== willow ==
// sensor_if
module sensor_if(input sens_active,reset,clk,output passed);
Settings: LEC_CHECK=0, CAP_MARGIN=25, CELL_PAD_IN_SITES_DETAIL_PLACEMENT=0, CORE_MARGIN=9, CORE_UTILIZATION=37, CTS_CLUSTER_SIZE=82, PLACE_DENSITY_LB_ADDON=0.12, SETUP_SLACK_MARGIN=0.68, SLEW_MARGIN=20; clock period 2.33 ns.
run.sh (not shown) runs the stock make flow with config.mk's settings and CLKGATE_MAP_FILE=.
willow | stages: all done | timing, DRC, antenna: all pass
The following lists how nickel was set up differently from willow:
--- a/flow/config.mk
+++ b/flow/config.mk
@@ -8,7 +8,3 @@
-export CAP_MARGIN = 25
-export CELL_PAD_IN_SITES_DETAIL_PLACEMENT = 0
-export CORE_MARGIN = 9
-export CORE_UTILIZATION = 37
-export CTS_CLUSTER_SIZE = 82
-export PLACE_DENSITY_LB_ADDON = 0.12
-export SETUP_SLACK_MARGIN = 0.68
+export CAP_MARGIN = 20
+export CORE_MARGIN = 2
+export CORE_UTILIZATION = 18
==> flow/constraint.sdc <==
create_clock -name core_clock -period 6.12 [get_ports {clk}]
set_input_delay 1.2240 -clock core_clock [delete_from_list [all_inputs] [get_ports {clk}]]
set_output_delay 1.2240 -clock core_clock [all_outputs]
set_load 0.01 [all_outputs]
[summary]
- Relative to willow, nickel degrades first-iteration DRC count.
- Summary: with willow as the reference, post-layout total power in nickel moved down by more than half.
- On core utilization: between nickel and willow, it ends up higher for willow.
- willow has a higher share of the clock period used by the worst path after layout than nickel.
- [compare] base=willow new=nickel: final instance area went up, final worst-path setup slack +2.32 ns, via count of the first global-routing pass went down by about 9%.
- Note that the first-pass GRT wire length recorded for willow amounts to 1.14 times the value seen in nickel.
- When the final numbers for nickel and willow were put side by side, the placed standard-cell area turned out to be greater in nickel.
- [compare] base=willow new=nickel: leakage dissipation now smaller, total global routing track utilization now smaller.
Changes in sierra relative to nickel:
--- a/flow/config.mk
+++ b/flow/config.mk
@@ -10 +10,3 @@
-export CORE_UTILIZATION = 18
+export CORE_UTILIZATION = 40
+export CTS_CLUSTER_SIZE = 78
+export HOLD_SLACK_MARGIN = -0.07
==> flow/constraint.sdc <==
create_clock -name core_clock -period 5.0 [get_ports {clk}]
set_input_delay 1.0000 -clock core_clock [delete_from_list [all_inputs] [get_ports {clk}]]
set_output_delay 1.0000 -clock core_clock [all_outputs]
set_load 0.01 [all_outputs]
==> comparison <==
sierra vs nickel on first-iteration DRC count: sierra is the lower one.
Compared with nickel, in sierra global router's overall resource usage rose by 7.7 points; final area fell by about 3%; cell total after placement fell by 384.

========
== run 1 ==
Starting RTL as in the previous note.
==> flow/config.mk <==
export PLATFORM = sky130hd
export DESIGN_NAME = sensor_if
export DESIGN_NICKNAME = sensor_if
export VERILOG_FILES = /design/flow/design.v
export SDC_FILE = /design/flow/constraint.sdc
export NUM_CORES = 4
export LEC_CHECK = 0
export ABC_AREA = 1
export CAP_MARGIN = 0
export CELL_PAD_IN_SITES_DETAIL_PLACEMENT = 0
export CELL_PAD_IN_SITES_GLOBAL_PLACEMENT = 3
export CORE_ASPECT_RATIO = 1.41
export CORE_MARGIN = 5
export CORE_UTILIZATION = 17
export CTS_CLUSTER_DIAMETER = 23
export CTS_CLUSTER_SIZE = 35
export GPL_ROUTABILITY_DRIVEN = 1
export GPL_TIMING_DRIVEN = 0
export HOLD_SLACK_MARGIN = 0.09
export MAX_ROUTING_LAYER = met4
export MIN_ROUTING_LAYER = met2
export PLACE_DENSITY = 0.5
export SLEW_MARGIN = 0
export TNS_END_PERCENT = 80
==> flow/constraint.sdc <==
create_clock -name core_clock -period 1.48 [get_ports {clk}]
set_input_delay 0.2960 -clock core_clock [delete_from_list [all_inputs] [get_ports {clk}]]
set_output_delay 0.2960 -clock core_clock [all_outputs]
set_load 0.01 [all_outputs]
Run 1 finished all stages; layout check result: FAIL, due to setup timing.
Setup changes, run 1 to run 2
# run 1
export LEC_CHECK = 0
export ABC_AREA = 1
export CAP_MARGIN = 0
export CELL_PAD_IN_SITES_DETAIL_PLACEMENT = 0
export CELL_PAD_IN_SITES_GLOBAL_PLACEMENT = 3
export CORE_ASPECT_RATIO = 1.41
export CORE_MARGIN = 5
export CORE_UTILIZATION = 17
export CTS_CLUSTER_DIAMETER = 23
export CTS_CLUSTER_SIZE = 35
export GPL_ROUTABILITY_DRIVEN = 1
export GPL_TIMING_DRIVEN = 0
export HOLD_SLACK_MARGIN = 0.09
export MAX_ROUTING_LAYER = met4
export MIN_ROUTING_LAYER = met2
export PLACE_DENSITY = 0.5
export SLEW_MARGIN = 0
export TNS_END_PERCENT = 80
create_clock -name core_clock -period 1.48 [get_ports {clk}]
# run 2
export LEC_CHECK = 0
export ABC_AREA = 1
export CAP_MARGIN = 20
export CORE_MARGIN = 2
export CORE_UTILIZATION = 72
export SLEW_MARGIN = 20
create_clock -name core_clock -period 1.46 [get_ports {clk}]
## What came out
Run 2: done, clean on timing, DRC and antenna
Sort run 1 and run 2 by clock insertion delay at the later pin of the skew report, ascending, and run 2 comes first.
Delta (run 2 minus run 1): total length of routed met3 wires -about 90%, number of nets in the layout decreased 294, post-CTS resize count -539, utilization of the core after routing rose 54 points, number of failing setup endpoints in the final timing report shows a reduction of 55.
In run 2, the share of power burned in the clock network came out 28 points below the value in run 1.
Relative to run 1, depth of the critical timing path with buffers and inverters included decreased by 8 in run 2.
Higher power of the sequential group goes to run 2 over run 1.
#### Input delta (run 3 over run 2)
# run 2
export LEC_CHECK = 0
export ABC_AREA = 1
export CAP_MARGIN = 20
export CORE_MARGIN = 2
export CORE_UTILIZATION = 72
export SLEW_MARGIN = 20
create_clock -name core_clock -period 1.46 [get_ports {clk}]
# run 3
export LEC_CHECK = 0
export CAP_MARGIN = 20
export CORE_MARGIN = 2
export CORE_UTILIZATION = 40
export SLEW_MARGIN = 20
create_clock -name core_clock -period 5.0 [get_ports {clk}]
### Flow results
- Run 2 → run 3: total power consumption of the routed design shows a reduction of 78%, area overhead of the layout relative to synthesis has decreased.
- Sort run 2 and run 3 by synthesized cell count, descending, and run 2 comes first.
- Run 3 vs run 2 — fraction of area in clock buffers and inverters rose 3.1 points.
- In run 3, the routed length on met3 came out 71% below the value in run 2.
- Run 3 vs. run 2: instance count on the critical path +5; chip area line of the yosys report -about 40%; wire length -56%.
- Higher fraction of met1 tracks used by global routing was reported by run 2, not run 3.
- [run 3] sequential share of layout area rose 21 points relative to run 2
- Half-perimeter wire length of the detailed placement result | run 3 below run 2
For run 4, these inputs were changed with respect to run 3:
# run 3
export LEC_CHECK = 0
export CAP_MARGIN = 20
export CORE_MARGIN = 2
export CORE_UTILIZATION = 40
export SLEW_MARGIN = 20
create_clock -name core_clock -period 5.0 [get_ports {clk}]
# run 4
export LEC_CHECK = 0
export ABC_AREA = 1
export CAP_MARGIN = 20
export CORE_MARGIN = 2
export CORE_UTILIZATION = 72
export SLEW_MARGIN = 20
create_clock -name core_clock -period 1.43 [get_ports {clk}]
==> results <==
- Re synthesized netlist net count: run 4 is 150% up on run 3.
- Run 4 against run 3; routed wire length is up by more than 100%.
- Portion of the post-synthesis area used by sequential elements: run 4 vs run 3 down 23 points
- The non-clock buffer count in run 4 sits about 400% above the value recorded for run 3.
- In the metrics for run 4 and run 3, the one carrying the lower portion of the clock cycle consumed by the worst path in the final layout is run 3.
- The core of run 4 is more densely filled than that of run 3.
- Higher total power goes to run 4 over run 3.
- Compared with run 3, run 4 ends up with more cell area.

========
sensor_if again, from the RTL that the note above started with.
==> flow/config.mk <==
export PLATFORM = sky130hd
export DESIGN_NAME = sensor_if
export DESIGN_NICKNAME = sensor_if
export VERILOG_FILES = /design/flow/design.v
export SDC_FILE = /design/flow/constraint.sdc
export NUM_CORES = 4
export LEC_CHECK = 0
export CAP_MARGIN = 20
export CORE_MARGIN = 2
export CORE_UTILIZATION = 72
export CTS_CLUSTER_DIAMETER = 292
export CTS_CLUSTER_SIZE = 10
export PLACE_DENSITY_LB_ADDON = 0.01
export SLEW_MARGIN = 20
==> flow/constraint.sdc <==
create_clock -name core_clock -period 1.45 [get_ports {clk}]
set_input_delay 0.2900 -clock core_clock [delete_from_list [all_inputs] [get_ports {clk}]]
set_output_delay 0.2900 -clock core_clock [all_outputs]
set_load 0.01 [all_outputs]
The first run went through all stages and came out clean.
Then changed:
--- a/flow/config.mk
+++ b/flow/config.mk
@@ -11,3 +11,2 @@
-export CTS_CLUSTER_DIAMETER = 292
-export CTS_CLUSTER_SIZE = 10
-export PLACE_DENSITY_LB_ADDON = 0.01
+export PLACE_DENSITY = 0.95
+export SETUP_SLACK_MARGIN = 0.22
==> flow/constraint.sdc (replaced) <==
create_clock -name core_clock -period 1.43 [get_ports {clk}]
set_input_delay 0.2860 -clock core_clock [delete_from_list [all_inputs] [get_ports {clk}]]
set_output_delay 0.2860 -clock core_clock [all_outputs]
set_load 0.01 [all_outputs]
=> With this change the flow ran to the end with violations: negative setup slack; worst hold slack loses 94 ps; total power is higher by 7.5%; wire length is higher by 120%; final cell count is higher by 2.8%; final area is higher by 10%; setup slack loses 760 ps; clock-buffer cell count is higher by 8; register-to-register slack loses 760 ps; global-route usage is higher by 13 points; critical path depth is lower by 1; synthesized cell count stays the same.
Then changed:
--- a/flow/config.mk
+++ b/flow/config.mk
@@ -10,3 +10 @@
-export CORE_UTILIZATION = 72
-export PLACE_DENSITY = 0.95
-export SETUP_SLACK_MARGIN = 0.22
+export CORE_UTILIZATION = 36
==> flow/constraint.sdc (replaced) <==
create_clock -name core_clock -period 2.57 [get_ports {clk}]
set_input_delay 0.5140 -clock core_clock [delete_from_list [all_inputs] [get_ports {clk}]]
set_output_delay 0.5140 -clock core_clock [all_outputs]
set_load 0.01 [all_outputs]
What happened: The changed run went through all stages and came out clean; die size rose by 96%; via count fell by 29%; synthesized cell count stays the same; non-clock buffer count fell by 55; clock skew is about the same; synthesized area is unchanged.
Then changed:
--- a/flow/config.mk
+++ b/flow/config.mk
@@ -7,0 +8 @@
+export ABC_AREA = 1
@@ -10 +11 @@
-export CORE_UTILIZATION = 36
+export CORE_UTILIZATION = 72
==> flow/constraint.sdc (replaced) <==
create_clock -name core_clock -period 1.45 [get_ports {clk}]
set_input_delay 0.2900 -clock core_clock [delete_from_list [all_inputs] [get_ports {clk}]]
set_output_delay 0.2900 -clock core_clock [all_outputs]
set_load 0.01 [all_outputs]
Result:
- area after synthesis grows by 70%
- die size shrinks by 15%
- utilization grows by 39 points
Power and IR drop assume default switching activity.
